## job 101
==> flow/design.v (excerpt) <==
module riscv_pipe (
	input  wire        CLK,
	input  wire        RSTn,
	output wire [11:0] I_MEM_ADDR,
	input  wire [31:0] I_MEM_DI,
	output wire [11:0] D_MEM_ADDR,
	output wire [31:0] D_MEM_DOUT,
	input  wire [31:0] D_MEM_DI,
	output wire        D_MEM_WEN,
	output wire        RF_WE,
	output wire [4:0]  RF_WA,
	output wire [31:0] RF_WD,
	output wire        HALT
);
	wire [4:0]  ra1, ra2;
	wire [31:0] rd1, rd2;
	RISCV_TOP core (
		.CLK         (CLK),
		.RSTn        (RSTn),
		.I_MEM_CSN   (),
		.I_MEM_DI    (I_MEM_DI),
		.I_MEM_ADDR  (I_MEM_ADDR),
		.D_MEM_CSN   (),
		.D_MEM_DI    (D_MEM_DI),
		.D_MEM_DOUT  (D_MEM_DOUT),
		.D_MEM_ADDR  (D_MEM_ADDR),
		.D_MEM_WEN   (D_MEM_WEN),
		.D_MEM_BE    (),
		.RF_WE       (RF_WE),
		.RF_RA1      (ra1),
		.RF_RA2      (ra2),
		.RF_WA1      (RF_WA),
		.RF_RD1      (rd1),
		.RF_RD2      (rd2),
		.RF_WD       (RF_WD),
		.HALT        (HALT),
		.OUTPUT_PORT ()
	);
	REG_FILE #(
		.DWIDTH (32),
		.MDEPTH (32),
		.AWIDTH (5)
	) rf (
		.CLK  (CLK),
		.WE   (RF_WE),
		.RSTn (RSTn),
		.RA1  (ra1),
		.RA2  (ra2),
		.WA   (RF_WA),
		.WD   (RF_WD),
  ...
For scale: roughly 5,800 cells after synthesis, about 160 I/O pins.
Settings: LEC_CHECK=0, CAP_MARGIN=20, CORE_MARGIN=2, CORE_UTILIZATION=65, CTS_CLUSTER_DIAMETER=41, SETUP_SLACK_MARGIN=0.85, SLEW_MARGIN=20; clock period 3.37 ns.
run.sh (not shown) runs the stock make flow with config.mk's settings and CLKGATE_MAP_FILE=.
Job 101: complete, dirty (setup timing)
Modified inputs, job 102 compared to job 101
Settings: a deleted CTS_CLUSTER_DIAMETER that had been 41; a change of CORE_UTILIZATION from 65 to 55; a deleted SETUP_SLACK_MARGIN that had been 0.85; a change of the clock period (ns, I/O delays scaled along) from 3.37 to 5.3.
Findings:
Of job 101 and job 102, just one finished clean: job 102. Although it ran to completion, job 101 produced a layout that fails the final checks because of setup timing. Going from job 101 to job 102, the TritonCTS buffer count was found to have gone down by 14. The standard cells in job 102 occupy less silicon area than those in job 101 do. Synthesized cell count: job 101 vs job 102 identical. Higher total stage count of the critical path among job 101 and job 102: job 101. Compared with job 101, job 102 shows a lower via total after detailed routing. Number of antenna violations at the first check in global routing, job 101 and job 102, lower one = job 102. Slowest library cell on the worst path: sky130_fd_sc_hd__fa_2 -> job 101, sky130_fd_sc_hd__a211oi_1 -> job 102. Going from job 101 to job 102, proportion of power drawn by combinational gates shrinks by 4.4 points. Compared with job 101, job 102 shows a pin count of the biggest net entering global routing that is 62% higher. Diff job 101 -> job 102 | row count | increase of about 9%.
> inputs changed (job 102 -> job 103)
Settings: CTS_CLUSTER_SIZE now 41, previously not set; CORE_UTILIZATION now 68, was 55; the clock period (ns, I/O delays scaled along) now 4.36, was 5.3.
### Flow results
- Going from job 102 to job 103, chip width now sits lower, placeable core area moved down, cell count after placement went down, effective utilization at floorplan +13 points.
- Job 103 -> job 102: synthesized area delta 0, exact match
- Job 102 -> job 103: number of buffers inserted during clock tree synthesis decreased by a little under 10%
- Against job 102, job 103 reports a worst setup timing slack at the placement stage that is lower.
- Job 103 against job 102: height of the die fell about 10%; floorplan die area fell 27,000 µm².
- Stage in which a tool error killed job 103: 5_1_grt.
### job 103 -> job 104
Settings: MIN_ROUTING_LAYER: unset -> met2; MAX_ROUTING_LAYER: unset -> met4; CTS_CLUSTER_DIAMETER: unset -> 177; CELL_PAD_IN_SITES_DETAIL_PLACEMENT: unset -> 2; GPL_ROUTABILITY_DRIVEN: unset -> 0; HOLD_SLACK_MARGIN: unset -> 0.06; CTS_CLUSTER_SIZE: 41 -> unset; ABC_AREA: unset -> 1; GPL_TIMING_DRIVEN: unset -> 0; CORE_UTILIZATION: 68 -> 27; the clock period (ns, I/O delays scaled along): 4.36 -> 8.31.
Findings:
- Job 104 did not finish; the tool stopped in 5_1_grt with error GRT-0116.
- Between job 104 and job 103, the total CTS buffers is higher for job 104.
- Synthesized cell count: job 104 higher than job 103
- As far as setup fix buffers added after clock tree synthesis goes, job 104 and job 103 are indistinguishable; the numbers are identical.
- Of job 104 and job 103, it is job 104 that has the higher worst setup slack after placement.
- From job 103 to job 104 the numbers moved as follows: area share of xor/xnor cells in the synthesized design went down 0.23 points; synthesized area up about 0.9%; number of primary I/O pins was more or less identical; synthesis area per yosys climbed 0.85%.
Power figures rest on the tool's default switching activity, not on a simulated workload.
